File: design/flow/run.sh
#!/bin/bash
# the make line also repeats each setting of config.mk as NAME=value (left out here)
make -C /OpenROAD-flow-scripts/flow DESIGN_CONFIG=/design/flow/config.mk WORK_HOME=/design/flow/orfs CLKGATE_MAP_FILE= finish
File: design/flow/config.mk
export PLATFORM = sky130hd
export DESIGN_NAME = top
export DESIGN_NICKNAME = top
export VERILOG_FILES = /design/flow/design.v
export SDC_FILE = /design/flow/constraint.sdc
export NUM_CORES = 4
export LEC_CHECK = 0
export ABC_AREA = 1
export CAP_MARGIN = 20
export CORE_MARGIN = 2
export CORE_UTILIZATION = 72
export CTS_CLUSTER_SIZE = 91
export PLACE_DENSITY = 0.37
export SLEW_MARGIN = 20
File: design/flow/constraint.sdc
create_clock -name core_clock -period 3.41 [get_ports {clk}]
set_input_delay 0.6820 -clock core_clock [delete_from_list [all_inputs] [get_ports {clk}]]
set_output_delay 0.6820 -clock core_clock [all_outputs]
set_load 0.01 [all_outputs]
File: design/flow/design.v
module top(clk, rst, start,i, socin1
  ,socin2
  ,socin3
  ,socin4,
  socout1
  ,socout2
  ,socout3
  ,socout4
  ,outReady);
  input i;
  input start;
  input clk;
  input rst;
  input socin1;
  input socin2;
  input socin3;
  input socin4;
  output socout1;
  output socout2;
  output socout3;
  output socout4;
  output outReady;
wire loadOut1
  ,loadOut2
  ,loadOut3
  ,loadOut4
  ,shft
  ,clrCount1
  ,loadDivide1
  ,loadDivide2
  ,loadMultiply
  ,divideDone1
  ,divideDone2
  ,multiplyDone
  ,ngtv
  ,loaded
  ,outDone;
  wire [1:0] sel2;
  CONTROLPATH z0 (
   loadOut1
  ,loadOut2
  ,loadOut3
  ,loadOut4
  ,shft
  ,clrCount1
  ,sel2
  ,loadDivide1
  ,loadDivide2
  ,loadMultiply
  ,divideDone1
  ,divideDone2
  ,multiplyDone
  ,ngtv
  ,loaded
  ,start
  ,clk
  ,rst
  ,outDone
);
 DATAPATH z1 (
   i
  ,clk
  ,rst
  ,socin1
  ,socin2
  ,socin3
  ,socin4
  ,shft
  ,loadOut1
  ,loadOut2
  ,loadOut3
  ,loadOut4
  ,clrCount1
  ,sel2
  ,loadDivide1
  ,loadDivide2
  ,loadMultiply
  ,socout1
  ,socout2
  ,socout3
  ,socout4
  ,divideDone1
  ,divideDone2
  ,multiplyDone
  ,outDone
  ,outReady
  ,loaded
  ,ngtv
);
endmodule
module CONTROLPATH(
   loadOut1
  ,loadOut2
  ,loadOut3
  ,loadOut4
  ,shft
  ,clrCount1
  ,sel2
  ,loadDivide1
  ,loadDivide2
  ,loadMultiply
  ,divideDone1
  ,divideDone2
  ,multiplyDone
  ,ngtv
  ,loaded
  ,start
  ,clk
  ,rst
  ,outDone
);
  input clk;
  input rst;
  input divideDone1;
  input divideDone2;
  input loaded;
  input multiplyDone;
  input ngtv;
  input start;
  input outDone;
  output reg loadOut1;
  output reg loadOut2;
  output reg loadOut3;
  output reg loadOut4;
  output reg clrCount1;
  output reg [1:0] sel2;
  output reg shft;
  output reg loadDivide1;
  output reg loadDivide2;
  output reg loadMultiply;
  reg [4:0] state;
  parameter S0=5'b00000,S1=5'b00001,S2=5'b00010,S3=5'b00011,S4=5'b00100,S5=5'b00101,S6=5'b00110,S7=5'b00111,S8=5'b01000,S9=5'b01001, S10=5'b01010,S11=5'b01011,S12=5'b01100,S13=5'b01101,S14=5'b01110,S15=5'b01111,S16=5'b10000,S17=5'b10001,S18=5'b10010,S19=5'b10011, S20=5'b10100,S21=5'b10101,S22=5'b10110,S23=5'b10111,S24=5'b11000,S25=5'b11001;
  always@(posedge clk)
    if(rst) state <= S0;
    else
    case(state)
      S0: if(start == 1) state <= S1;
      S1: state <= S2;  
      S2: if(loaded) begin if(!ngtv) state <= S3; else state <= S24; end  
      S3: state <= S4;  
      S4: if(divideDone2) state <= S5;  
      S5: state <= S6;  
      S6: if(multiplyDone) state <= S7;  
      S7: state <= S8;  
      S8: state <= S9;  
      S9: if(divideDone2) state <= S10;  
      S10: state <= S11;  
      S11: if(multiplyDone) state <= S12;  
      S12: state <= S13;  
      S13: state <= S14;  
      S14: if(divideDone2) state <= S15;  
      S15: state <= S16;  
      S16: if(multiplyDone) state <= S17;  
      S17: state <= S18;  
      S18: state <= S19;  
      S19: if(divideDone2) state <= S20;  
      S20: state <= S21;  
      S21: if(multiplyDone) state <= S22;  
      S22: state <= S23;  
      S23: if(outDone) state <= S0;
      S24: state <= S25;  
      S25: if(divideDone1) state <= S3;
  default: state <= S0;
    endcase
  always@(*)
    begin
      clrCount1    = (state==S1);
      loadDivide2  = (state==S3)|(state==S8)|(state==S13)|(state==S18);
      loadMultiply = (state==S5)|(state==S10)|(state==S15)|(state==S20);
      loadOut1     = (state==S7);
      loadOut2     = (state==S12);
      loadOut3     = (state==S17);
      loadOut4     = (state==S22);
      shft         = (state==S23);
      loadDivide1  = (state==S24);
      if(state>=S8 && state<=S12) sel2 = 2'd1;
      else if(state>=S13 && state<=S17) sel2 = 2'd2;
      else if(state>=S18 && state<=S23) sel2 = 2'd3;
      else sel2 = 2'd0;
    end
endmodule
module DATAPATH(
   i
  ,clk
  ,rst
  ,socin1
  ,socin2
  ,socin3
  ,socin4
  ,shft
  ,loadOut1
  ,loadOut2
  ,loadOut3
  ,loadOut4
  ,clrCount1
  ,sel2
  ,loadDivide1
  ,loadDivide2
  ,loadMultiply
  ,socout1
  ,socout2
  ,socout3
  ,socout4
  ,divideDone1
  ,divideDone2
  ,multiplyDone
  ,outDone
  ,outReady
  ,loaded
  ,ngtv
);
  input i;
  input clk;
  input rst;
  input socin1;
  input socin2;
  input socin3;
  input socin4;
  input loadOut1;
  input loadOut2;
  input loadOut3;
  input loadOut4;
  input shft;
  input clrCount1;
  input loadMultiply;
  input loadDivide1;
  input loadDivide2;
  input [1:0] sel2;
  output socout1;
  output ngtv;
  output loaded;
  output socout2;
  output socout3;
  output socout4;
  output divideDone1;
  output divideDone2;
  output outDone;
  output outReady;
  output multiplyDone;
  wire ld1;
  wire ld2;
  wire [12:0] current;
  wire [9:0] soc1;
  wire [9:0] soc2;
  wire [9:0] soc3;
  wire [9:0] soc4;
  wire [3:0] count;
  wire [10:0] soc_1;
  wire [10:0] soc_2;
  wire [10:0] soc_3;
  wire [10:0] soc_4;
  wire [43:0] mux_out;
  wire [12:0] sum_out;
  wire [25:0] multiplyOut;
  wire outDone1;
  wire outDone2;
  wire outDone3;
  wire outDone4;
  wire outReady1;
  wire outReady2;
  wire outReady3;
  wire outReady4;
  assign outReady = outReady1&outReady2&outReady3&outReady4;
  assign outDone  = outDone1&outDone2&outDone3&outDone4;
  assign loaded = !ld1;
  wire sel;
  assign sel = current[12];
  assign ngtv = current[12];
  wire [12:0] divideOut;
  wire [12:0] divideIn;
  wire divideDone11;
  wire divideDone12;
  wire divideDone13;
  wire divideDone14;
  wire s1;
  wire s2;
  wire s3;
  wire s4;
  wire [10:0] soc_11;
  wire [10:0] soc_22;
  wire [10:0] soc_33;
  wire [10:0] soc_44;
  assign s1 = |{1'b0,soc1};
  assign s2 = |{1'b0,soc2};
  assign s3 = |{1'b0,soc3};
  assign s4 = |{1'b0,soc4};
  assign divideDone1 = divideDone11&divideDone12&divideDone13&divideDone14;
  SIPO13     S1(current,i,clk,ld1);
  SIPO10     S2(soc1,socin1,clk,ld2);
  SIPO10     S3(soc2,socin2,clk,ld2);
  SIPO10     S4(soc3,socin3,clk,ld2);
  SIPO10     S5(soc4,socin4,clk,ld2);
  COUNTER1   A1(count,clk,clrCount1,rst);
  COMPARATOR C1(count,ld1,ld2);
  DIVIDER1    A2(soc_1,divideDone11,10'd1,soc1,loadDivide1,clk);
  DIVIDER1    A3(soc_2,divideDone12,10'd1,soc2,loadDivide1,clk);
  DIVIDER1    A4(soc_3,divideDone13,10'd1,soc3,loadDivide1,clk);
  DIVIDER1    A5(soc_4,divideDone14,10'd1,soc4,loadDivide1,clk);
  DIVIDER2    A6(divideIn,sum_out,divideOut,loadDivide2,clk,divideDone2);
  MUX1       M1({1'b0,soc1},{1'b0,soc2},{1'b0,soc3},{1'b0,soc4},soc_11,soc_22,soc_33,soc_44,mux_out,sel);
  MUX2       M2(mux_out[43:33],mux_out[32:22],mux_out[21:11],mux_out[10:0],divideIn[10:0],sel2);
  assign divideIn[12:11] = 2'b00;
  MUX3       M3(11'b0,soc_1,s1,soc_11);
  MUX3       M4(11'b0,soc_2,s2,soc_22);
  MUX3       M5(11'b0,soc_3,s3,soc_33);
  MUX3       M6(11'b0,soc_4,s4,soc_44);
  ADDER      W1(mux_out[43:33],mux_out[32:22],mux_out[21:11],mux_out[10:0],sum_out);
  BOOTH      B1(current,{1'b0,divideOut[12:1]},multiplyOut,loadMultiply,clk,multiplyDone);
  PISO       P1(multiplyOut[23:11],socout1,clk,rst,loadOut1,outDone1,outReady1,shft);
  PISO       P2(multiplyOut[23:11],socout2,clk,rst,loadOut2,outDone2,outReady2,shft);
  PISO       P3(multiplyOut[23:11],socout3,clk,rst,loadOut3,outDone3,outReady3,shft);
  PISO       P4(multiplyOut[23:11],socout4,clk,rst,loadOut4,outDone4,outReady4,shft);
endmodule
module SIPO13(d_out,d_in,clk,en);
  input d_in,clk,en;
  output [12:0] d_out;
  reg [12:0] out;
  assign d_out = out;
  always@(posedge clk)
    if(en)
    begin
      out[12] <= d_in;
      out[11:0] <= out[12:1];
    end
endmodule
module SIPO10(d_out,d_in,clk,en);  
  input d_in,clk,en;
  output [9:0] d_out;
  reg [9:0] out;
  assign d_out = out;
  always@(posedge clk)
    if(en)
    begin
      out[9] <= d_in;
      out[8:0] <= out[9:1];
    end
endmodule
module COUNTER1(d_out,clk,clr,rst);
  input clk,clr,rst;
  output reg [3:0] d_out;
  always@(posedge clk)
    begin
      if(rst)
        d_out <= 13;
      else if(clr)
        d_out <= 0;
      else if(d_out < 13)
        d_out <= d_out + 1;
    end
endmodule
module COMPARATOR(din,ld1,ld2);
  input [3:0] din;
  output ld1,ld2;
  assign ld1 = din<13;
  assign ld2 = din<10;
endmodule
module DIVIDER1(d_out,divideDone,numerator,denominator,load,clk);
  input [9:0] numerator,denominator;
  input load,clk;
  output divideDone;
  output [10:0] d_out;  
  reg [3:0] count;  
  reg [10:0] A;  
  reg [10:0] Q; 
  reg [9:0] M;  
  wire [10:0]AM;
  assign AM = A-M;
  assign d_out = Q;
  assign divideDone = (count==10);
  always@(posedge clk)
    begin
      if(load==1)
        begin
          count <= 0;
          A <= {1'b0,numerator};
          M <= denominator;
          Q <= 0;
        end
      else if(count < 11)
        begin
          count <= count +1 ;
          if(A<M)
            begin 
             Q <= Q << 1;
             A <= A << 1;
            end
          else
            begin
              Q <= {Q[9:0],1'b1};
              A <= {AM[9:0],1'b0};
            end
        end
    end
endmodule
module DIVIDER2(numerator,denominator,d_out,load,clk,divideDone);
  input [12:0] numerator,denominator;
  input load,clk;
  output [12:0] d_out;
  output divideDone;
  reg [12:0] Q;
  reg[13:0] A;
  reg [12:0] M;
  reg [3:0] count;
  wire [13:0] AM;
  assign AM = A-M;
  assign d_out = Q;
  assign divideDone = (count==13);
  always@(posedge clk)
    begin
      if(load)
        begin
          count <= 0;
          Q <= 0;
          M <= denominator;
          A <= {1'b0,numerator};
        end
      else if(count < 13)
        begin
          count <= count+1;
          if(A < M)
            begin
              Q <= Q << 1;
              A <= A << 1;
            end
          else 
            begin
              A <= {AM[12:0],1'b0};
              Q <= {Q[12:0],1'b1};
            end
         end
    end
endmodule
module ADDER(in1,in2,in3,in4,out);
  input [10:0] in1;
  input [10:0] in2;
  input [10:0] in3;
  input [10:0] in4;
  output reg [12:0] out;
  always@(*)
    out = {2'b00,in1}+{2'b00,in2}+{2'b00,in3}+{2'b00,in4};
endmodule
module MUX1(in1,in2,in3,in4,in5,in6,in7,in8,out,sel);
  input [10:0] in1;
  input [10:0] in2;
  input [10:0] in3;
  input [10:0] in4;
  input [10:0] in5;
  input [10:0] in6;
  input [10:0] in7;
  input [10:0] in8;
  input sel;
  output reg [43:0] out;
  always@(*)
    out = sel ? {in5,in6,in7,in8}:{in1,in2,in3,in4};
endmodule
module MUX2(in1,in2,in3,in4,out,sel);
  input [10:0] in1;
  input [10:0] in2;
  input [10:0] in3;
  input [10:0] in4;
  input [1:0] sel;
  output reg [10:0] out;
  always@(*)
    case(sel)
      2'b00: out[10:0] = in1[10:0];
      2'b01: out[10:0] = in2[10:0];
      2'b10: out[10:0] = in3[10:0];
      2'b11: out[10:0] = in4[10:0];
    endcase
endmodule
module MUX3(in1,in2,sel,out);
  input [10:0] in1;
  input [10:0] in2;
  input sel;
  output reg [10:0] out;
  always@(*)
    out = sel ? in2:in1;
endmodule
module BOOTH(in1,in2,out,load,clk,done);
  input [12:0] in1,in2;
  input clk,load;
  output [25:0] out;
  output done;
  reg [12:0] A;
  reg [12:0] Q;
  reg [12:0] M;
  wire [13:0] AM1;
  wire [13:0] AM2;
  assign AM1 = {A[12],A}+{M[12],M};
  assign AM2 = {A[12],A}-{M[12],M};
  assign out = {A,Q};
  reg [3:0] count;
  reg Q_1;
  assign done = (count==13);
  always@(posedge clk)
    begin
      if(load)
        begin
          count <= 0;
          A <= 0;
          M <= in1;
          Q <= in2;
          Q_1 <= 0;
        end
      else if(count < 13)
        begin
          count <= count + 1;
          if(in2 == 4096)
            begin
            A<= 0;
          	Q <= in1;
            end
          else if({Q[0],Q_1} == 2'b00 | {Q[0],Q_1} == 2'b11)
             begin
               A <= {A[12],A[12:1]};
               Q <= {A[0],Q[12:1]};
               Q_1 <= Q[0];
             end
          else if({Q[0],Q_1} == 2'b01)
            begin
              A <= AM1[13:1];
              Q <= {AM1[0],Q[12:1]};
              Q_1 <= Q[0];
            end
          else
            begin
              A <= AM2[13:1];
              Q <= {AM2[0],Q[12:1]};
              Q_1 <= Q[0];
            end
        end 
    end
endmodule
module PISO(d_in,d_out,clk,rst,load,done,ready,shft);
  input [12:0] d_in;
  input clk;
  input rst;
  input load;
  input shft;
  output d_out;
  output done;
  output ready;
  reg [12:0] out;
  reg [4:0] count;
  assign d_out = out[0];
  assign done = count==13;
  assign ready = !done;
  always@(posedge clk)
    begin
      if(rst)
        count <= 13;
      else if(load)
        begin
          out <= d_in;
          count <= 1;
        end
      else if(count < 13 & shft)
        begin
        count <= count+1;
          out <= out >>1;
        end
    end
endmodule
==> flow_summary.json, run 1 <==
{
  "topCombFamilyByArea": "simple AND/OR/NAND/NOR gates",
  "p_clk_frac": 0.153,
  "hold_start": "z1.S1.out[4]",
  "synth_top_cell_by_count": "nand2_1",
  "place_congestion": 0.962,
  "synth.distinct_cells": 50,
  "fin_ws_ns": -0.707,
  "pwr.group.clock_uw": 4410,
  "cp_num_cells": 19,
  "ys_chip_area_sq_mm": 0.0211,
  "cpPeakStageDelay_ns": 0.51,
  "grt_pass1_wl_mm": 90.5,
  "top_area_cell": "edfxtp_1",
  "seqPwrFrac": 0.260,
  "crit_path_frequent_cell": "nor2_1",
  "cts-root-buf": "clkbuf_16",
  "cp_slowest_cell": "fa_1",
  "tightest_slew_ns": 0.839,
  "ys_sh_simple": 0.218,
  "drc": 0,
  "syn_area_sq_mm": 0.0211,
  "status": "complete, but fails checks",
  "compound_area_frac": 0.128,
  "async_reset_ff_frac": 0,
  "critPathLaunchType": "flip-flop",
  "synth_adder_area_share": 0.0937,
  "min_path_cells": 0,
  "dieArea_sq_mm": 0.0307,
  "postLayoutCoreUtil": 0.855,
  "routedWlPerCell_microns": 17.9,
  "fin_skew_ns": 0.0178,
  "core_sq_mm": 0.0288,
  "timing_hold_violations_final": 0,
  "cts_made_buffers": 40,
  "crit_end": "z1.A6.M[11]",
  "power_switching_uw": 12400,
  "r2r_setup_slack_ns": -0.71,
  "yosysTopAreaCellShare": 0.276,
  "openroad.warnings": 57,
  "top_power_group": "combinational cells",
  "min_period_ns": 4.12,
  "p_per_area_mw_per_mm2": 1170,
  "fp_util": 0.733,
  "worst_setup_path_end_kind": "flip-flop",
  "final-setup-viol-count": 10,
  "cp-startpoint": "z1.S2.out[0]",
  "cp_top_family": "adder cells",
  "so_faults": "setup timing",
  "htree_num_levels": 2,
  "syn_inst": 2613,
  "sequentialPower_uw": 7520,
  "synthToLayoutAreaGrowth_pct": 16.7,
  "ys_sh_mux": 0,
  "period_used_share": 1.21,
  "reg2reg_depth": 19,
  "fp.dieW_microns": 175,
  "cts_max_path_buffers": 3,
  "maxSlewViolCount": 0,
  "yosys_cells": 2613,
  "insertion_delay_ns": 0.55,
  "topCellsByArea": "edfxtp_1 28%, dfxtp_1 18%, nand2_1 11%",
  "worstPathCellList": "nor2_1 -> nand4_1 -> nor2_4 -> buf_6 -> buf_4 -> o21ai_1 -> ha_1 -> nand2_1 -> nor2_1 -> o31ai_1 -> nand3_1 -> xor2_2 -> fa_1 -> ha_4 -> inv_1 -> nor3_4 -> nand2_2 -> o2111ai_2 -> xor2_1",
  "r2r-start": "z1.S2.out[0]",
  "crit_required_ns": 3.69,
  "syn_nets": 2767,
  "routed_via_density": 5.98,
  "routed_wl_mm": 57.1,
  "grt_pass1_vias": 18771,
  "rr_endpoint": "z1.A6.M[11]",
  "combPwrFrac": 0.587,
  "power.internal_uw": 16400,
  "p_comb_uw": 17000,
  "cts.reportedPaths.clkPinSlew_ns": 0.07,
  "cp_data_arrival_time_ns": 4.39,
  "rsz0062_at_grt": "true",
  "maxCapViolCount": 0,
  "drt.antenna.violating_nets": 0,
  "avgSynthCellArea_sq_um": 8.07,
  "grt_start_max_net_pins": 41,
  "cts_sinks": 387,
  "max_freq_mhz": 243,
  "hold_slack_ns": 0.440,
  "antenna_found_initial": 0,
  "ioPinCount": 13,
  "num_vias": 19036,
  "path_max_fanout": 4,
  "vdd_drop_max_mv": 0.898,
  "flop_cell": "edfxtp_1",
  "edf_count": 194,
  "worst_hold_path.endpoint": "z1.B1.M[4]",
  "final_nets": 2920,
  "yosys.area_share.xor_xnor": 0.0195,
  "relSlewSlack": 0.440,
  "worstSetupPathType": "reg2reg",
  "insertedDiodeCount": 0,
  "hold_class": "reg2reg",
  "p_leak_uw": 0.0114,
  "rows": 62,
  "common_cells": "608 x nand2_1, 343 x inv_1, 238 x nor2_1",
  "switching_share": 0.431,
  "hpwl_mm": 38.6,
  "ys_seq_share": 0.459,
  "worst-path-buf-inv": 3,
  "port_buffers": 12,
  "track_usage": 0.365,
  "cts_tree": "yes",
  "chipHeight_microns": 175,
  "yosys_warnings": 12,
  "grt-ovfl-total": 0,
  "first_pass_iters": 6,
  "drt_iter0_drc": 1837,
  "synth-seq-cells": 387
}
-- layout make-up --
class	instances	area (sq um)
fill	1576	4160
timing repair buffer	199	1550
tap	384	480
sequential	387	9690
inverter	354	1340
clock buffer	56	1110
multi-input combinational	1784	10200
clock inverter	18	206
-- what timing repair did --
| item | in CTS | in global routing |
|---|---|---|
| hold buffers | 0 | 0 |
| pin swaps | 60 | 32 |
| hold endpoints to repair | 0 | 0 |
| buffers inserted | 29 | 9 |
| setup endpoints to repair | 10 | 11 |
| resized | 55 | 29 |
-- metal layers --
layer / vias up / GRT usage / wire length, microns
li1: 8950 / - / -
met1: 8994 / 0.438 / 22000
met2: 895 / 0.662 / 29100
met3: 197 / 0.0435 / 3620
met4: 0 / 0.152 / 2360
met5: - / 0 / 0
-- metrics by stage --
stage | setup WS (ns) | TNS (ns) | total power (uW) | instance area [sq um] | std cells
after detailed placement | -0.695 | -4.32 | 21400 | 22600 | 3071
after CTS | -0.564 | -3.15 | 27400 | 24400 | 3174
final | -0.707 | -4.58 | 28900 | 24600 | 3182
after floorplan | -0.387 | -1.44 | 16900 | 21300 | 2613
after global placement | -0.575 | -3.64 | 20700 | 22600 | 3071
after global routing | -0.860 | -6.06 | 30600 | 24600 | 3182
==> run 2, diff against run 1 <==
- CAP_MARGIN: 20 -> 0
- CORE_ASPECT_RATIO: default -> 1.41
- CTS_CLUSTER_DIAMETER: default -> 329
- CTS_CLUSTER_SIZE: 91 -> 10
- HOLD_SLACK_MARGIN: default -> 0.13
- PLACE_DENSITY: 0.37 -> default
- PLACE_DENSITY_LB_ADDON: default -> 0.2
- SETUP_SLACK_MARGIN: default -> 0.36
- clock period: 3.41 -> 2.67 ns (I/O delays scaled with it)
==> run 2 against run 1 <==
- still fails the layout checks on setup timing
- routed wire length grew 10%
- first-iteration DRC count grew 6.2%
- register-to-register slack lost 0.85 ns
- clock-buffer cell count grew 18
- clock power grew 27%
- critical endpoint is now z1.A6.M[9]
- critical path depth grew 4
- clock skew shrank 0.0054 ns
- critical path type unchanged
- synthesized cell count is the same
- synthesized area is the same
- power grew 34%
==> flow_summary.json, run 2 <==
{
  "status": "complete, but fails checks",
  "so_faults": "setup timing",
  "yosys_cells": 2613,
  "insertedDiodeCount": 0,
  "crit_end": "z1.A6.M[9]",
  "cts_tree": "yes",
  "final.setup.tns_ns": -12.97,
  "syn_nets": 2767,
  "sequentialPower_uw": 9610,
  "grt_pass1_vias": 19965,
  "vdd_drop_max_mv": 1.51,
  "r2r_setup_slack_ns": -1.55,
  "cts_made_buffers": 44,
  "synth-seq-cells": 387,
  "fp.dieW_microns": 148,
  "routed_via_density": 6.16,
  "seqPwrFrac": 0.249,
  "cp_data_arrival_time_ns": 4.59,
  "routedWlPerCell_microns": 19.3,
  "core_sq_mm": 0.0289,
  "insertion_delay_ns": 0.57,
  "top_area_cell": "edfxtp_1",
  "highest_layer": "met4",
  "cts-root-buf": "clkbuf_16",
  "syn_inst": 2613,
  "edf_count": 194,
  "switching_share": 0.442,
  "drt_iter0_drc": 1951,
  "ioPinCount": 13,
  "min_path_cells": 0,
  "p_comb_uw": 23400,
  "p_leak_uw": 0.0117,
  "num_vias": 20020,
  "rsz0062_at_grt": "true",
  "tightest_slew_ns": 0.908,
  "fp_util": 0.730,
  "ys_sh_mux": 0,
  "yosys.area_share.xor_xnor": 0.0195,
  "cp_num_cells": 23,
  "pwr.group.clock_uw": 5580,
  "cts_max_path_buffers": 3,
  "power.internal_uw": 21500,
  "common_cells": "608 x nand2_1, 343 x inv_1, 238 x nor2_1",
  "fin_ws_ns": -1.55,
  "combPwrFrac": 0.607,
  "met1_length_mm": 21.5,
  "maxCapViolCount": 0,
  "cp_slowest_cell": "fa_1",
  "htree_num_levels": 2,
  "chipHeight_microns": 207,
  "ys_chip_area_sq_mm": 0.0211,
  "crit_path_frequent_cell": "nand2_2",
  "hpwl_mm": 41.3,
  "cp_top_family": "simple AND/OR/NAND/NOR gates",
  "hold_class": "reg2reg",
  "reg2reg_depth": 23,
  "openroad.warnings": 55,
  "rr_endpoint": "z1.A6.M[9]",
  "ys_seq_share": 0.459,
  "syn_area_sq_mm": 0.0211,
  "synth.distinct_cells": 50,
  "topCombFamilyByArea": "simple AND/OR/NAND/NOR gates",
  "stdcell_area_sq_mm": 0.0253,
  "worst-path-buf-inv": 3,
  "dpl_cell_area_sq_mm": 0.0232,
  "final_nets": 2993,
  "drc": 0,
  "holdBufCountCts": 0,
  "grt_pass1_wl_mm": 97.1,
  "relSlewSlack": 0.394,
  "ys_sh_simple": 0.218,
  "async_reset_ff_frac": 0,
  "grt-ovfl-total": 0,
  "cts_sinks": 387,
  "path_max_fanout": 7,
  "wl_met2_mm": 32.6,
  "crit_required_ns": 3.03,
  "p_clk_frac": 0.145,
  "top_power_group": "combinational cells",
  "avgSynthCellArea_sq_um": 8.07,
  "r2r-start": "z1.S2.out[0]",
  "min_period_ns": 4.22,
  "p_per_area_mw_per_mm2": 1530,
  "rows": 74,
  "cp-startpoint": "z1.S2.out[0]",
  "worstPathCellList": "nor2_1 -> nand4_1 -> nor2_4 -> inv_2 -> nand3_2 -> o21ai_2 -> ha_4 -> a21oi_4 -> nand2_2 -> nand2_2 -> nand2_2 -> a21oi_4 -> buf_4 -> xor2_2 -> fa_1 -> inv_2 -> ha_4 -> nand2_4 -> nor2_2 -> nor4_2 -> nor2_1 -> nor2_2 -> xor2_1",
  "first_pass_iters": 9,
  "synthToLayoutAreaGrowth_pct": 19.8,
  "yosys_warnings": 12,
  "fin_skew_ns": 0.0124,
  "timing_hold_violations_final": 0,
  "worst_hold_path.endpoint": "z1.B1.M[0]",
  "worst_setup_path_end_kind": "flip-flop",
  "routed_wl_mm": 62.9,
  "place_congestion": 0.972,
  "yosysTopAreaCellShare": 0.276,
  "drt.antenna.violating_nets": 0,
  "track_usage": 0.392,
  "dieArea_sq_mm": 0.0307,
  "period_used_share": 1.58,
  "hold_start": "z1.S1.out[0]",
  "max_freq_mhz": 237,
  "final-setup-viol-count": 12,
  "power_switching_uw": 17100,
  "port_buffers": 12,
  "cpPeakStageDelay_ns": 0.45,
  "compound_area_frac": 0.128,
  "worstSetupPathType": "reg2reg",
  "cts.reportedPaths.clkPinSlew_ns": 0.06,
  "synth_top_cell_by_count": "nand2_1",
  "topCellsByArea": "edfxtp_1 28%, dfxtp_1 18%, nand2_1 11%",
  "antenna_found_initial": 0,
  "wl_met3_mm": 4.30,
  "maxSlewViolCount": 0,
  "synth_adder_area_share": 0.0937,
  "flop_cell": "edfxtp_1",
  "grt_start_max_net_pins": 77,
  "critPathLaunchType": "flip-flop"
}
run 2: area by class of cell:
type	instances	area (sq um)
tap	380	475
multi-input combinational	1784	10300
timing repair buffer	268	2130
clock buffer	74	1210
inverter	354	1350
fill	1469	3620
clock inverter	4	75.1
sequential	387	9700
run 2: stage by stage:
| step | utilization | cells | hold WS [ns] | setup slack, ns | power [uW] |
|---|---|---|---|---|---|
| after floorplan | - | 2613 | 0.400 | -1.13 | 22100 |
| after global placement | 0.804 | 3134 | 0.401 | -1.29 | 27600 |
| after detailed placement | 0.804 | 3134 | 0.417 | -1.38 | 28600 |
| after CTS | 0.860 | 3229 | 0.426 | -1.33 | 35700 |
| after global routing | 0.875 | 3251 | 0.448 | -1.72 | 40600 |
| final | 0.875 | 3251 | 0.424 | -1.55 | 38600 |
run 2: per-layer routing:
metal | track usage | up-vias
met1 | 0.434 | 9387
li1 | - | 9104
met3 | 0.0554 | 373
met5 | 0 | -
met2 | 0.712 | 1156
met4 | 0.224 | 0
run 2: repair_timing:
action,4_1_cts,5_1_grt
pin swaps,40,61
resized,43,77
buffers inserted,17,21
cloned,0,1
setup endpoints to repair,32,41
==> run 3, diff against run 2 <==
- ABC_AREA: 1 -> default
- CAP_MARGIN: 0 -> 20
- CELL_PAD_IN_SITES_GLOBAL_PLACEMENT: default -> 0
- CORE_ASPECT_RATIO: 1.41 -> default
- CORE_UTILIZATION: 72 -> 60
- CTS_CLUSTER_DIAMETER: 329 -> default
- CTS_CLUSTER_SIZE: 10 -> 87
- HOLD_SLACK_MARGIN: 0.13 -> default
- MAX_ROUTING_LAYER: default -> met4
- MIN_ROUTING_LAYER: default -> met1
- SETUP_SLACK_MARGIN: 0.36 -> 0.25
- TNS_END_PERCENT: default -> 90
- clock period: 2.67 -> 2.87 ns (I/O delays scaled with it)
==> run 3 against run 2 <==
- still fails the layout checks on setup timing
- fmax is 7.1% lower
- sequential power shrank 5.9%
- worst setup slack lost 0.12 ns
- largest power group unchanged
- highest routed layer unchanged
==> flow_summary.json, run 3 <==
{
  "status": "complete, but fails checks",
  "so_faults": "setup timing",
  "reg2reg_depth": 19,
  "worstPathCellList": "nor4_2 -> a31oi_2 -> a22o_1 -> ha_2 -> inv_2 -> fa_2 -> nor2b_1 -> o21ai_1 -> a21oi_1 -> o21ai_1 -> nand2b_1 -> a311o_1 -> o211ai_1 -> fa_1 -> ha_4 -> or2_2 -> mux2i_1 -> a311oi_2 -> o311ai_1",
  "drc": 0,
  "p_clk_frac": 0.160,
  "worst_hold_path.endpoint": "z1.A4.Q[10]",
  "track_usage": 0.277,
  "core_sq_mm": 0.0334,
  "yosysTopAreaCellShare": 0.286,
  "fillCellCount": 2278,
  "edf_count": 194,
  "routedWlPerCell_microns": 18.1,
  "rr_endpoint": "z1.A6.M[11]",
  "final-setup-viol-count": 12,
  "hold_start": "z1.A4.Q[10]",
  "avgSynthCellArea_sq_um": 10.1,
  "met1_length_mm": 21.3,
  "cp_top_family": "AND-OR/OR-AND gates",
  "switching_share": 0.391,
  "ioPinCount": 13,
  "sequentialPower_uw": 9040,
  "min_path_cells": 2,
  "cts_sinks": 387,
  "topCellsByArea": "edfxtp_1 29%, dfxtp_1 19%, ha_1 7.7%",
  "fin_ws_ns": -1.68,
  "first_pass_iters": 5,
  "rows": 67,
  "cts-root-buf": "clkbuf_16",
  "synth_top_cell_by_count": "nand2_1",
  "path_max_fanout": 5,
  "timing_hold_violations_final": 0,
  "cp_slowest_cell": "fa_1",
  "grt_pass1_wl_mm": 77.7,
  "crit_end": "z1.A6.M[11]",
  "synth.distinct_cells": 85,
  "period_used_share": 1.58,
  "fp.dieW_microns": 188,
  "routed_wl_mm": 48.8,
  "final_nets": 2373,
  "cp_data_arrival_time_ns": 4.82,
  "p_comb_uw": 19400,
  "postLayoutCoreUtil": 0.733,
  "cts_made_buffers": 41,
  "synth-seq-cells": 387,
  "cts_max_path_buffers": 3,
  "pwr.group.clock_uw": 5400,
  "compound_area_frac": 0.162,
  "top_area_cell": "edfxtp_1",
  "rsz0062_at_grt": "true",
  "hpwl_mm": 33.8,
  "cp_num_cells": 19,
  "grt_pass1_vias": 15698,
  "p_per_area_mw_per_mm2": 1380,
  "worstSetupPathType": "reg2reg",
  "p_leak_uw": 0.0100,
  "crit_path_frequent_cell": "o21ai_1",
  "yosys_cells": 2021,
  "topCombFamilyByArea": "AND-OR/OR-AND gates",
  "yosys_warnings": 12,
  "ys_sh_mux": 0.0454,
  "yosys.area_share.xor_xnor": 0.0314,
  "tightest_slew_ns": 0.791,
  "drt_iter0_drc": 1074,
  "power_switching_uw": 13200,
  "r2r_setup_slack_ns": -1.68,
  "post-place-ws_ns": -1.77,
  "insertedDiodeCount": 0,
  "cpPeakStageDelay_ns": 0.47,
  "syn_area_sq_mm": 0.0204,
  "hold_class": "reg2reg",
  "wl_met3_mm": 1.98,
  "ys_chip_area_sq_mm": 0.0204,
  "ys_seq_share": 0.476,
  "max_freq_mhz": 220,
  "fp_util": 0.609,
  "relSlewSlack": 0.472,
  "holdBufCountCts": 0,
  "seqPwrFrac": 0.268,
  "openroad.warnings": 57,
  "async_reset_ff_frac": 0,
  "maxSlewViolCount": 0,
  "drt.antenna.violating_nets": 0,
  "place_congestion": 0.925,
  "routed_via_density": 5.87,
  "maxCapViolCount": 0,
  "min_period_ns": 4.55,
  "fin_skew_ns": 0.0212,
  "cts_tree": "yes",
  "port_buffers": 12,
  "syn_nets": 2175,
  "crit_required_ns": 3.15,
  "common_cells": "202 x nand2_1, 194 x edfxtp_1, 193 x dfxtp_1",
  "dieArea_sq_mm": 0.0354,
  "antenna_found_initial": 0,
  "vdd_drop_max_mv": 0.918,
  "wl_met2_mm": 24.3,
  "grt_start_max_net_pins": 128,
  "synthToLayoutAreaGrowth_pct": 20.5,
  "num_vias": 15854,
  "syn_inst": 2021,
  "top_power_group": "combinational cells",
  "power.internal_uw": 20600,
  "insertion_delay_ns": 0.56,
  "ys_sh_simple": 0.142,
  "flop_cell": "edfxtp_1",
  "combPwrFrac": 0.573,
  "worst_setup_path_end_kind": "flip-flop",
  "worst-path-buf-inv": 1,
  "r2r-start": "z1.S2.out[8]",
  "cts.reportedPaths.clkPinSlew_ns": 0.06,
  "synth_adder_area_share": 0.0971,
  "cp-startpoint": "z1.S2.out[8]",
  "finalNonFillerCells": 2700,
  "final.setup.tns_ns": -13.06,
  "htree_num_levels": 2,
  "chipHeight_microns": 188,
  "critPathLaunchType": "flip-flop",
  "highest_layer": "met4",
  "grt-ovfl-total": 0,
  "post-place-cells": 2588
}
[run 3: layout make-up]
cell class / instances / area [sq um] / share of cell area
clock buffer: 62 / 1260 / 0.0514
clock inverter: 14 / 134 / 0.00546
inverter: 156 / 586 / 0.0239
multi-input combinational: 1396 / 10400 / 0.422
sequential: 387 / 9700 / 0.395
tap: 448 / 561 / 0.0229
timing repair buffer: 237 / 1930 / 0.0788
[run 3: timing repair]
action | CTS | global route
gates cloned | 0 | 1
pin swaps | 18 | 40
resized | 37 | 77
endpoints found under the hold margin | 0 | 0
endpoints found under the setup margin | 18 | 41
buffers inserted | 9 | 26
[run 3: per-layer routing]
layer  vias up  track usage
met1      7716        0.343
met2       370        0.476
met4         0       0.0896
li1       7690            -
met3        78       0.0311
met5         -            -
[run 3: stage by stage]
step                      total power [uW]  hold slack (ns)  area, sq um
final                                33800            0.445        24500
after global routing                 36200            0.456        24500
after CTS                            32200            0.445        23900
after detailed placement             25900            0.425        22300
after global placement               25100            0.406        22300
after floorplan                      20500            0.400        20500
==> run 4, diff against run 3 <==
- ABC_AREA: default -> 0
- CAP_MARGIN: 20 -> 15
- CELL_PAD_IN_SITES_GLOBAL_PLACEMENT: 0 -> default
- CORE_ASPECT_RATIO: default -> 0.64
- CORE_UTILIZATION: 60 -> 48
- CTS_CLUSTER_SIZE: 87 -> 12
- HOLD_SLACK_MARGIN: default -> -0.0
- MAX_ROUTING_LAYER: met4 -> default
- MIN_ROUTING_LAYER: met1 -> default
- PLACE_DENSITY_LB_ADDON: 0.2 -> 0.26
- SETUP_SLACK_MARGIN: 0.25 -> default
- TNS_END_PERCENT: 90 -> default
- clock period: 2.87 -> 3.43 ns (I/O delays scaled with it)
==> run 4 against run 3 <==
- the layout still fails its checks (setup timing)
- register-to-register slack better by 0.67 ns
- highest routed layer unchanged
- non-clock buffer count decreased by 56
- worst hold slack worse by 0.0070 ns
- clock skew increased by 0.0063 ns
- worst setup slack improved by 0.67 ns
- first-iteration DRC count increased by 27%
- synthesized area is the same
- global-route usage down 4.8 points
- final cell count grew 2.0%
- sequential power fell by 15%
- largest power group unchanged
- die area rose by 25%
- synthesized cell count is the same
==> flow_summary.json, run 4 <==
{
  "yosys_warnings": 12,
  "place_congestion": 0.901,
  "grt_pass1_vias": 15303,
  "drt.antenna.violating_nets": 0,
  "postLayoutCoreUtil": 0.572,
  "async_reset_ff_frac": 0,
  "openroad.warnings": 55,
  "maxSlewViolCount": 0,
  "rows": 60,
  "drt_iter0_drc": 1360,
  "port_buffers": 12,
  "syn_inst": 2021,
  "cp_slowest_cell": "fa_2",
  "rr_endpoint": "z1.A6.M[10]",
  "synth_adder_area_share": 0.0971,
  "power_switching_uw": 11200,
  "cts.reportedPaths.clkPinSlew_ns": 0.06,
  "compound_area_frac": 0.162,
  "yosys_cells": 2021,
  "track_usage": 0.229,
  "edf_count": 194,
  "common_cells": "202 x nand2_1, 194 x edfxtp_1, 193 x dfxtp_1",
  "ys_sh_simple": 0.142,
  "grt-ovfl-total": 0,
  "yosys.area_share.xor_xnor": 0.0314,
  "synth.distinct_cells": 85,
  "drc": 0,
  "syn_area_sq_mm": 0.0204,
  "ys_chip_area_sq_mm": 0.0204,
  "cp-startpoint": "z1.S3.out[6]",
  "worst_setup_path_end_kind": "flip-flop",
  "relSlewSlack": 0.277,
  "synth-seq-cells": 387,
  "period_used_share": 1.29,
  "min_path_cells": 0,
  "cts_sinks": 387,
  "met1_length_mm": 25.4,
  "routed_via_density": 5.74,
  "cp_top_family": "AND-OR/OR-AND gates",
  "topCombFamilyByArea": "AND-OR/OR-AND gates",
  "p_per_area_mw_per_mm2": 1160,
  "sequentialPower_uw": 7670,
  "finalNonFillerCells": 2754,
  "max_freq_mhz": 225,
  "rsz0062_at_grt": "true",
  "insertion_delay_ns": 0.56,
  "fin_ws_ns": -1.01,
  "highest_layer": "met4",
  "r2r-start": "z1.S3.out[6]",
  "top_power_group": "combinational cells",
  "cts_tree": "yes",
  "grt_pass1_wl_mm": 81.7,
  "chipHeight_microns": 169,
  "grt_start_max_net_pins": 71,
  "p_clk_frac": 0.157,
  "crit_end": "z1.A6.M[10]",
  "synth_top_cell_by_count": "nand2_1",
  "hpwl_mm": 35.4,
  "cp_num_cells": 18,
  "fp_util": 0.486,
  "seqPwrFrac": 0.275,
  "fp.dieW_microns": 261,
  "fin_skew_ns": 0.0275,
  "top_area_cell": "edfxtp_1",
  "p_leak_uw": 0.00963,
  "antenna_found_initial": 1,
  "crit_required_ns": 3.72,
  "yosysTopAreaCellShare": 0.286,
  "avgSynthCellArea_sq_um": 10.1,
  "first_pass_iters": 5,
  "r2r_setup_slack_ns": -1.01,
  "ys_sh_mux": 0.0454,
  "tightest_slew_ns": 1.08,
  "num_vias": 15804,
  "switching_share": 0.400,
  "wl_met3_mm": 3.33,
  "flop_cell": "edfxtp_1",
  "synthToLayoutAreaGrowth_pct": 17.7,
  "holdBufCountCts": 0,
  "timing_hold_violations_final": 0,
  "hold_class": "reg2reg",
  "routed_wl_mm": 49.8,
  "ys_seq_share": 0.476,
  "final-setup-viol-count": 10,
  "crit_path_frequent_cell": "xor2_1",
  "reg2reg_depth": 18,
  "cts_made_buffers": 41,
  "routedWlPerCell_microns": 18.1,
  "pwr.group.clock_uw": 4400,
  "cts_max_path_buffers": 3,
  "combPwrFrac": 0.568,
  "dieArea_sq_mm": 0.0441,
  "final_nets": 2317,
  "status": "complete, but fails checks",
  "worstPathCellList": "nor4_4 -> a31oi_4 -> a22oi_2 -> inv_1 -> ha_1 -> a21o_1 -> a21oi_2 -> nand2b_4 -> a21oi_4 -> o41a_1 -> a311oi_2 -> xor2_1 -> fa_2 -> inv_2 -> ha_4 -> nand2_2 -> o211ai_1 -> xor2_1",
  "ioPinCount": 13,
  "htree_num_levels": 2,
  "maxCapViolCount": 0,
  "worst_hold_path.endpoint": "z1.B1.M[0]",
  "power.internal_uw": 16700,
  "wl_met2_mm": 20.1,
  "worstSetupPathType": "reg2reg",
  "insertedDiodeCount": 0,
  "path_max_fanout": 4,
  "hold_start": "z1.S1.out[0]",
  "cts-root-buf": "clkbuf_16",
  "critPathLaunchType": "flip-flop",
  "core_sq_mm": 0.0419,
  "p_comb_uw": 15900,
  "cp_data_arrival_time_ns": 4.72,
  "cpPeakStageDelay_ns": 0.54,
  "topCellsByArea": "edfxtp_1 29%, dfxtp_1 19%, ha_1 7.7%",
  "so_faults": "setup timing",
  "worst-path-buf-inv": 2,
  "syn_nets": 2175,
  "min_period_ns": 4.44,
  "post-place-cells": 2660,
  "vdd_drop_max_mv": 0.996
}
[run 4: layer usage]
layer / GRT usage / vias to the layer above
li1: - / 7598
met1: 0.362 / 7689
met2: 0.323 / 442
met3: 0.0398 / 75
met4: 0.0516 / 0
met5: 0 / -
[run 4: timing repair]
action                                  4_1_cts  5_1_grt
pin swaps                                    14       21
hold endpoints to repair                      0        0
endpoints found under the setup margin       11       11
buffers inserted                              7       16
gates resized                                34       48
gates cloned                                  0        0
[run 4: layout make-up]
cell class | count | area [sq um]
Multi-Input combinational cell | 1396 | 10200
Inverter | 156 | 588
Tap cell | 558 | 698
Clock buffer | 66 | 1160
Fill cell | 3570 | 17900
Timing Repair Buffer | 181 | 1450
Clock inverter | 10 | 155
Sequential cell | 387 | 9690
[run 4: through the flow]
stage | setup slack, ns | hold slack, ns | setup TNS [ns] | cell area, sq um | power, uW
final | -1.01 | 0.438 | -6.84 | 24000 | 27900
after global routing | -1.19 | 0.454 | -8.47 | 24000 | 30000
after CTS | -1.00 | 0.436 | -6.12 | 23700 | 26700
after detailed placement | -1.24 | 0.421 | -8.34 | 22100 | 21300
after global placement | -1.15 | 0.402 | -7.72 | 22100 | 20800
after floorplan | -0.838 | 0.400 | -4.43 | 20500 | 17200
==> run 5, diff against run 4 <==
- ABC_AREA: 0 -> default
- CAP_MARGIN: 15 -> 20
- CORE_ASPECT_RATIO: 0.64 -> default
- CORE_UTILIZATION: 48 -> 40
- CTS_CLUSTER_SIZE: 12 -> default
- HOLD_SLACK_MARGIN: -0.0 -> default
- PLACE_DENSITY: default -> 0.6
- PLACE_DENSITY_LB_ADDON: 0.26 -> default
- SETUP_SLACK_MARGIN: default -> 0.43
- clock period: 3.43 -> 4.81 ns (I/O delays scaled with it)
==> run 5 against run 4 <==
- the run now finishes clean
- clock-buffer cell count shrank 7
- utilization shrank 11 points
- combinational power shrank 44%
- critical path depth shrank 2
- critical endpoint is now z1.A6.M[12]
- largest power group unchanged
- highest routed layer unchanged
==> flow_summary.json, run 5 <==
{
  "rr_endpoint": "z1.A6.M[12]",
  "cts_made_buffers": 44,
  "drc": 0,
  "maxSlewViolCount": 0,
  "hold_start": "z1.S1.out[0]",
  "crit_required_ns": 5.13,
  "cp_top_family": "AND-OR/OR-AND gates",
  "ys_sh_mux": 0.0454,
  "pwr.group.clock_uw": 3380,
  "final-setup-viol-count": 0,
  "synth.distinct_cells": 85,
  "yosys_cells": 2021,
  "top_area_cell": "edfxtp_1",
  "compound_area_frac": 0.162,
  "edf_count": 194,
  "dieArea_sq_mm": 0.0527,
  "cp_data_arrival_time_ns": 4.89,
  "place_congestion": 0.898,
  "cts_sinks": 387,
  "holdBufCountCts": 0,
  "ioPinCount": 13,
  "synthToLayoutAreaGrowth_pct": 13.5,
  "cpPeakStageDelay_ns": 0.52,
  "cp-startpoint": "z1.S3.out[8]",
  "min_period_ns": 4.58,
  "drt_iter0_drc": 933,
  "chipHeight_microns": 230,
  "reg2reg_depth": 16,
  "cp_num_cells": 16,
  "tightest_slew_ns": 1.01,
  "avgSynthCellArea_sq_um": 10.1,
  "yosys.area_share.xor_xnor": 0.0314,
  "r2r-start": "z1.S3.out[8]",
  "cts_tree": "yes",
  "core_sq_mm": 0.0502,
  "grt_pass1_wl_mm": 75.3,
  "relSlewSlack": 0.326,
  "sequentialPower_uw": 5490,
  "yosys_warnings": 12,
  "timing_hold_violations_final": 0,
  "yosysTopAreaCellShare": 0.286,
  "rows": 82,
  "syn_inst": 2021,
  "switching_share": 0.402,
  "p_per_area_mw_per_mm2": 767,
  "port_buffers": 12,
  "hpwl_mm": 32.0,
  "critPathLaunchType": "flip-flop",
  "fp_util": 0.406,
  "max_freq_mhz": 218,
  "hold_class": "reg2reg",
  "combPwrFrac": 0.500,
  "status": "no timing/DRC/antenna violations",
  "rsz0062_at_grt": "true",
  "final.setup.tns_ns": 0,
  "vdd_drop_max_mv": 0.454,
  "worstSetupPathType": "reg2reg",
  "routed_wl_mm": 46.2,
  "min_path_cells": 0,
  "insertion_delay_ns": 0.57,
  "routed_via_density": 5.42,
  "first_pass_iters": 5,
  "worstPathCellList": "nor4_4 -> a31oi_4 -> buf_6 -> a22o_1 -> ha_4 -> a21oi_2 -> nand2b_4 -> a21oi_2 -> o41a_1 -> xnor2_2 -> fa_1 -> inv_2 -> ha_4 -> o41ai_4 -> o211ai_1 -> o31a_1",
  "fin_skew_ns": 0.0194,
  "ys_seq_share": 0.476,
  "syn_nets": 2175,
  "topCellsByArea": "edfxtp_1 29%, dfxtp_1 19%, ha_1 7.7%",
  "power_switching_uw": 7120,
  "period_used_share": 0.952,
  "dpl_cell_area_sq_mm": 0.0213,
  "final_nets": 2205,
  "fp.dieW_microns": 230,
  "async_reset_ff_frac": 0,
  "top_power_group": "combinational cells",
  "track_usage": 0.173,
  "cts_max_path_buffers": 3,
  "maxCapViolCount": 0,
  "ys_sh_simple": 0.142,
  "seqPwrFrac": 0.310,
  "stdcell_area_sq_mm": 0.0231,
  "antenna_found_initial": 1,
  "cts.reportedPaths.clkPinSlew_ns": 0.06,
  "num_vias": 14953,
  "flop_cell": "edfxtp_1",
  "path_max_fanout": 9,
  "routedWlPerCell_microns": 16.7,
  "worst_hold_path.endpoint": "z1.B1.M[0]",
  "cts-root-buf": "clkbuf_16",
  "common_cells": "202 x nand2_1, 194 x edfxtp_1, 193 x dfxtp_1",
  "power.internal_uw": 10600,
  "insertedDiodeCount": 0,
  "r2r_setup_slack_ns": 0.23,
  "ys_chip_area_sq_mm": 0.0204,
  "crit_end": "z1.A6.M[12]",
  "worst-path-buf-inv": 2,
  "grt_pass1_vias": 14557,
  "p_clk_frac": 0.190,
  "topCombFamilyByArea": "AND-OR/OR-AND gates",
  "worst_setup_path_end_kind": "flip-flop",
  "openroad.warnings": 54,
  "htree_num_levels": 2,
  "grt-ovfl-total": 0,
  "p_comb_uw": 8850,
  "cp_slowest_cell": "fa_1",
  "p_leak_uw": 0.00912,
  "syn_area_sq_mm": 0.0204,
  "grt_start_max_net_pins": 67,
  "synth_top_cell_by_count": "nand2_1",
  "synth_adder_area_share": 0.0971,
  "synth-seq-cells": 387,
  "drt.antenna.violating_nets": 0
}
## run 5: area by class of cell
| cell class | instances | area, sq um |
|---|---|---|
| clock buffers | 59 | 1240 |
| flip-flops and latches | 387 | 9690 |
| clock inverters | 23 | 224 |
| fillers | 4620 | 27100 |
| inverters | 156 | 586 |
| well taps | 672 | 841 |
| repair buffers | 66 | 541 |
| multi-input cells | 1396 | 9970 |
## run 5: metrics by stage
step                total power, uW  std cells  hold slack, ns  setup slack (ns)  utilization
floorplan                     11800       2021           0.400             0.446            -
global placement              13400       2657           0.403             0.201        0.424
detailed placement            13700       2659           0.425             0.130        0.425
CTS                           17500       2753           0.438             0.414        0.458
global route                  19100       2759           0.444           0.00173        0.460
finish                        17700       2759           0.433             0.232        0.460
## run 5: per-layer routing
metal | vias to the layer above | global-route usage | routed length, microns | share of wire
met5 | - | 0 | 0 | 0
met4 | 0 | 0.0517 | 955 | 0.021
met3 | 66 | 0.0286 | 1960 | 0.042
met2 | 258 | 0.284 | 21400 | 0.46
met1 | 7250 | 0.234 | 21800 | 0.47
li1 | 7379 | - | - | -
## run 5: repair_timing
item	CTS	global route
pin swaps	11	22
gates cloned	0	0
hold endpoints to repair	0	0
setup buffers	12	6
gates resized	16	23
endpoints found under the setup margin	4	7
==> run 6, diff against run 5 <==
- CELL_PAD_IN_SITES_DETAIL_PLACEMENT: default -> 1
- CELL_PAD_IN_SITES_GLOBAL_PLACEMENT: default -> 1
- CORE_MARGIN: 2 -> 5
- CORE_UTILIZATION: 40 -> 18
- PLACE_DENSITY: 0.6 -> default
- SETUP_SLACK_MARGIN: 0.43 -> default
- clock period: 4.81 -> 2.83 ns (I/O delays scaled with it)
==> run 6 against run 5 <==
- now fails the layout checks on setup timing
- combinational power grew 120%
- routed wire length grew 17%
- register-to-register slack lost 1.9 ns
- global-route usage shrank 8.5 points
- critical path type unchanged
- largest cell class unchanged
- worst hold slack lost 0.0043 ns
- via count grew 3.5%
- sequential power grew 66%
- clock skew grew 0.0034 ns
- synthesized area is the same
==> flow_summary.json, run 6 <==
{
  "status": "complete, but fails checks",
  "so_faults": "setup timing",
  "yosysTopAreaCellShare": 0.286,
  "reg2reg_depth": 18,
  "rr_endpoint": "z1.A6.M[10]",
  "combPwrFrac": 0.562,
  "sequentialPower_uw": 9140,
  "cp_slowest_cell": "fa_2",
  "port_buffers": 12,
  "regArea_sq_mm": 0.00969,
  "power_switching_uw": 13800,
  "rows": 123,
  "fin_skew_ns": 0.0228,
  "tightest_slew_ns": 0.739,
  "final-setup-viol-count": 12,
  "hold_start": "z1.S1.out[0]",
  "ys_seq_share": 0.476,
  "async_reset_ff_frac": 0,
  "cts_max_path_buffers": 3,
  "dieArea_sq_mm": 0.120,
  "avgSynthCellArea_sq_um": 10.1,
  "final.setup.tns_ns": -13.20,
  "topCellsByArea": "edfxtp_1 29%, dfxtp_1 19%, ha_1 7.7%",
  "min_path_cells": 0,
  "routed_via_density": 4.11,
  "min_period_ns": 4.49,
  "cts_sinks": 387,
  "pwr.group.clock_uw": 6220,
  "holdBufCountCts": 0,
  "cpPeakStageDelay_ns": 0.54,
  "maxCapViolCount": 0,
  "p_comb_uw": 19700,
  "worstPathCellList": "nor4_4 -> a31oi_4 -> a22oi_2 -> inv_1 -> ha_1 -> a21o_1 -> a21oi_2 -> nand2b_4 -> a21oi_2 -> o41a_1 -> a311oi_2 -> xor2_1 -> fa_2 -> inv_2 -> ha_4 -> nand2_2 -> o211ai_1 -> xor2_1",
  "synth_top_cell_by_count": "nand2_1",
  "worst_hold_path.endpoint": "z1.B1.M[0]",
  "worst_setup_path_end_kind": "flip-flop",
  "relSlewSlack": 0.507,
  "layout.area.comb_sq_mm": 0.0102,
  "yosys.area_share.xor_xnor": 0.0314,
  "hold_class": "reg2reg",
  "grt-ovfl-total": 0,
  "insertion_delay_ns": 0.58,
  "yosys_cells": 2021,
  "first_pass_iters": 4,
  "syn_area_sq_mm": 0.0204,
  "htree_num_levels": 2,
  "max_freq_mhz": 223,
  "worstSetupPathType": "reg2reg",
  "syn_inst": 2021,
  "track_usage": 0.0881,
  "p_leak_uw": 0.0101,
  "antenna_found_initial": 1,
  "top_power_group": "combinational cells",
  "syn_nets": 2175,
  "ys_sh_simple": 0.142,
  "cts.reportedPaths.clkPinSlew_ns": 0.07,
  "r2r_setup_slack_ns": -1.66,
  "top_area_cell": "edfxtp_1",
  "period_used_share": 1.59,
  "fp_util": 0.181,
  "path_max_fanout": 4,
  "synth_adder_area_share": 0.0971,
  "grt_pass1_vias": 16041,
  "hold_slack_ns": 0.429,
  "insertedDiodeCount": 0,
  "synth.distinct_cells": 85,
  "cts_made_buffers": 46,
  "hpwl_mm": 38.9,
  "ys_chip_area_sq_mm": 0.0204,
  "ioPinCount": 13,
  "synthToLayoutAreaGrowth_pct": 27.3,
  "synth-seq-cells": 387,
  "power.internal_uw": 21300,
  "topCombFamilyByArea": "AND-OR/OR-AND gates",
  "critPathLaunchType": "flip-flop",
  "fillCellCount": 12959,
  "worst-path-buf-inv": 2,
  "core_sq_mm": 0.112,
  "final_nets": 2384,
  "edf_count": 194,
  "common_cells": "202 x nand2_1, 194 x edfxtp_1, 193 x dfxtp_1",
  "cp_data_arrival_time_ns": 4.80,
  "seqPwrFrac": 0.260,
  "timing_hold_violations_final": 0,
  "chipHeight_microns": 346,
  "crit_end": "z1.A6.M[10]",
  "drt_iter0_drc": 700,
  "rsz0062_at_grt": "true",
  "r2r-start": "z1.S3.out[2]",
  "drt.antenna.violating_nets": 0,
  "grt_start_max_net_pins": 129,
  "cts_tree": "yes",
  "grt_pass1_wl_mm": 88.5,
  "yosys_warnings": 12,
  "crit_required_ns": 3.14,
  "p_clk_frac": 0.177,
  "total_power_uw": 35100,
  "cp_num_cells": 18,
  "fp.dieW_microns": 346,
  "compound_area_frac": 0.162,
  "maxSlewViolCount": 0,
  "cp-startpoint": "z1.S3.out[2]",
  "num_vias": 15469,
  "routed_wl_mm": 54.2,
  "flop_cell": "edfxtp_1",
  "openroad.warnings": 57,
  "ys_sh_mux": 0.0454,
  "fin_ws_ns": -1.66,
  "vdd_drop_max_mv": 0.702,
  "cts-root-buf": "clkbuf_16",
  "drc": 0,
  "cp_top_family": "AND-OR/OR-AND gates",
  "p_per_area_mw_per_mm2": 1350,
  "place_congestion": 0.800,
  "routedWlPerCell_microns": 14.4,
  "switching_share": 0.393
}
==> run 6: repair_timing <==
action / in CTS / in global routing
buffers inserted: 14 / 13
pin swaps: 22 / 28
setup endpoints to repair: 12 / 20
resized: 40 / 39
==> run 6: area by class of cell <==
class,instances,area share
sequential,387,0.374
tap,1500,0.0724
timing repair buffer,243,0.0742
clock inverter,26,0.0118
multi-input combinational,1396,0.395
clock buffer,60,0.0497
inverter,156,0.0227
==> run 6: per-layer routing <==
metal | vias up | part of all wire | GRT usage
li1 | 7710 | - | -
met1 | 7560 | 0.49 | 0.119
met2 | 134 | 0.46 | 0.148
met3 | 65 | 0.025 | 0.0129
met4 | 0 | 0.022 | 0.0224
met5 | - | 0 | 0
==> run 6: per-stage QoR <==
| stage | worst slack (ns) | utilization | cell area, sq um | instances |
|---|---|---|---|---|
| finish | -1.66 | 0.231 | 25900 | 3768 |
| global route | -1.82 | 0.231 | 25900 | 3768 |
| CTS | -1.57 | 0.229 | 25700 | 3762 |
| detailed placement | -1.77 | 0.212 | 23800 | 3663 |
| global placement | -1.75 | 0.212 | 23800 | 3663 |
| floorplan | -1.44 | - | 20500 | 2021 |
==> run 7, diff against run 6 <==
- ABC_AREA: default -> 1
- CAP_MARGIN: 20 -> 15
- CELL_PAD_IN_SITES_DETAIL_PLACEMENT: 1 -> default
- CELL_PAD_IN_SITES_GLOBAL_PLACEMENT: 1 -> default
- CORE_ASPECT_RATIO: default -> 0.64
- CORE_MARGIN: 5 -> 2
- CORE_UTILIZATION: 18 -> 72
- CTS_CLUSTER_DIAMETER: default -> 372
- CTS_CLUSTER_SIZE: default -> 13
- HOLD_SLACK_MARGIN: default -> -0.0
- PLACE_DENSITY_LB_ADDON: default -> 0.14
- clock period: 2.83 -> 2.97 ns (I/O delays scaled with it)
==> run 7 against run 6 <==
- routed wire length increased by 13%
- largest cell class unchanged
- the layout still fails its checks (setup timing)
- die area decreased by 74%
- sequential power decreased by 5.4%
- register-to-register slack improved by 0.35 ns
==> flow_summary.json, run 7 <==
{
  "place_congestion": 1.01,
  "switching_share": 0.442,
  "holdBufCountCts": 0,
  "first_pass_iters": 9,
  "maxSlewViolCount": 0,
  "reg2reg_depth": 22,
  "synth-seq-cells": 387,
  "yosys.area_share.xor_xnor": 0.0195,
  "power_switching_uw": 14500,
  "crit_required_ns": 3.26,
  "edf_count": 194,
  "stdcell_area_sq_mm": 0.0246,
  "top_power_group": "combinational cells",
  "sequentialPower_uw": 8650,
  "cts_tree": "yes",
  "finalNonFillerCells": 3227,
  "cp_data_arrival_time_ns": 4.57,
  "htree_num_levels": 2,
  "path_max_fanout": 7,
  "pwr.group.clock_uw": 4280,
  "routed_via_density": 6.11,
  "period_used_share": 1.44,
  "tightest_slew_ns": 0.843,
  "worst_hold_path.endpoint": "z1.B1.M[0]",
  "yosysTopAreaCellShare": 0.276,
  "yosys_warnings": 12,
  "grt_pass1_wl_mm": 97.0,
  "drt_iter0_drc": 2751,
  "insertion_delay_ns": 0.55,
  "ys_chip_area_sq_mm": 0.0211,
  "syn_area_sq_mm": 0.0211,
  "synth_adder_area_share": 0.0937,
  "r2r-start": "z1.S2.out[5]",
  "post-place-cells": 3139,
  "combPwrFrac": 0.607,
  "antenna_found_initial": 1,
  "min_path_cells": 0,
  "rr_endpoint": "z1.A6.M[11]",
  "relSlewSlack": 0.438,
  "rows": 50,
  "worst_setup_path_end_kind": "flip-flop",
  "core_sq_mm": 0.0290,
  "worstSetupPathType": "reg2reg",
  "yosys_cells": 2613,
  "fp_util": 0.727,
  "power.internal_uw": 18300,
  "chipHeight_microns": 141,
  "top_area_cell": "edfxtp_1",
  "grt_pass1_vias": 18632,
  "cts_made_buffers": 35,
  "worstPathCellList": "nor2_1 -> nand4_1 -> nor2_4 -> inv_4 -> nand3_1 -> o21ai_2 -> ha_4 -> a21oi_2 -> nand2_1 -> nand2_2 -> nand2_2 -> a21oi_4 -> buf_4 -> xor2_1 -> fa_1 -> inv_2 -> ha_4 -> nand2_1 -> inv_1 -> o31ai_4 -> o2111ai_2 -> xor2_1",
  "ys_seq_share": 0.459,
  "cts-root-buf": "clkbuf_16",
  "so_faults": "setup timing",
  "synthToLayoutAreaGrowth_pct": 16.6,
  "avgSynthCellArea_sq_um": 8.07,
  "critPathLaunchType": "flip-flop",
  "syn_nets": 2767,
  "dpl_cell_area_sq_mm": 0.0232,
  "synth_top_cell_by_count": "nand2_1",
  "track_usage": 0.399,
  "p_per_area_mw_per_mm2": 1340,
  "cpPeakStageDelay_ns": 0.45,
  "cp_num_cells": 22,
  "hold_class": "reg2reg",
  "hpwl_mm": 41.5,
  "fp.dieW_microns": 218,
  "compound_area_frac": 0.128,
  "worst-path-buf-inv": 4,
  "fin_ws_ns": -1.30,
  "regArea_sq_mm": 0.00969,
  "cts.reportedPaths.clkPinSlew_ns": 0.07,
  "cts_sinks": 387,
  "final_nets": 2965,
  "p_comb_uw": 19900,
  "synth.distinct_cells": 50,
  "openroad.warnings": 55,
  "maxCapViolCount": 0,
  "cp_slowest_cell": "fa_1",
  "p_clk_frac": 0.130,
  "routed_wl_mm": 61.2,
  "num_vias": 19725,
  "final.setup.tns_ns": -10.84,
  "ys_sh_mux": 0,
  "cts_max_path_buffers": 3,
  "drc": 0,
  "fillCellCount": 1646,
  "cp_top_family": "simple AND/OR/NAND/NOR gates",
  "max_freq_mhz": 234,
  "grt-ovfl-total": 0,
  "topCombFamilyByArea": "simple AND/OR/NAND/NOR gates",
  "fin_skew_ns": 0.0211,
  "crit_end": "z1.A6.M[11]",
  "syn_inst": 2613,
  "p_leak_uw": 0.0115,
  "hold_start": "z1.S1.out[0]",
  "ioPinCount": 13,
  "topCellsByArea": "edfxtp_1 28%, dfxtp_1 18%, nand2_1 11%",
  "grt_start_max_net_pins": 62,
  "status": "complete, but fails checks",
  "drt.antenna.violating_nets": 0,
  "layout.area.comb_sq_mm": 0.0102,
  "dieArea_sq_mm": 0.0307,
  "ys_sh_simple": 0.218,
  "vdd_drop_max_mv": 3.09,
  "rsz0062_at_grt": "true",
  "seqPwrFrac": 0.263,
  "timing_hold_violations_final": 0,
  "routedWlPerCell_microns": 19.0,
  "final-setup-viol-count": 11,
  "async_reset_ff_frac": 0,
  "cp-startpoint": "z1.S2.out[5]",
  "r2r_setup_slack_ns": -1.30,
  "min_period_ns": 4.27,
  "common_cells": "608 x nand2_1, 343 x inv_1, 238 x nor2_1",
  "flop_cell": "edfxtp_1",
  "port_buffers": 12
}
[run 7: final cells by class]
type	count	area share
inverter	354	0.0543
clock inverter	3	0.00137
multi-input combinational	1784	0.413
timing repair buffer	249	0.0785
sequential	387	0.394
tap	390	0.0198
clock buffer	59	0.0393
antenna	1	0.000102
[run 7: metal layers]
layer | vias up | wire length [microns] | GRT usage | part of all wire
li1 | 9034 | - | - | -
met1 | 9177 | 25300 | 0.580 | 0.41
met2 | 1321 | 26200 | 0.592 | 0.43
met3 | 193 | 7940 | 0.0990 | 0.13
met4 | 0 | 1810 | 0.122 | 0.030
met5 | - | 0 | 0.0111 | 0
[run 7: timing repair]
item                       CTS  global route
setup endpoints to repair   11            11
pin swaps                   39            20
hold endpoints to repair     0             0
buffers inserted            17             8
resized                     38            21
[run 7: stage by stage]
stage | hold WS, ns | total power [uW] | util | setup WS (ns)
final | 0.433 | 32900 | 0.848 | -1.30
after global routing | 0.450 | 34800 | 0.848 | -1.51
after CTS | 0.438 | 31400 | 0.843 | -1.19
after global placement | 0.409 | 24700 | 0.799 | -1.11
after detailed placement | 0.409 | 25800 | 0.799 | -1.32
after floorplan | 0.400 | 19800 | - | -0.827
No activity file was given, so power comes from the tool's default toggle rates.
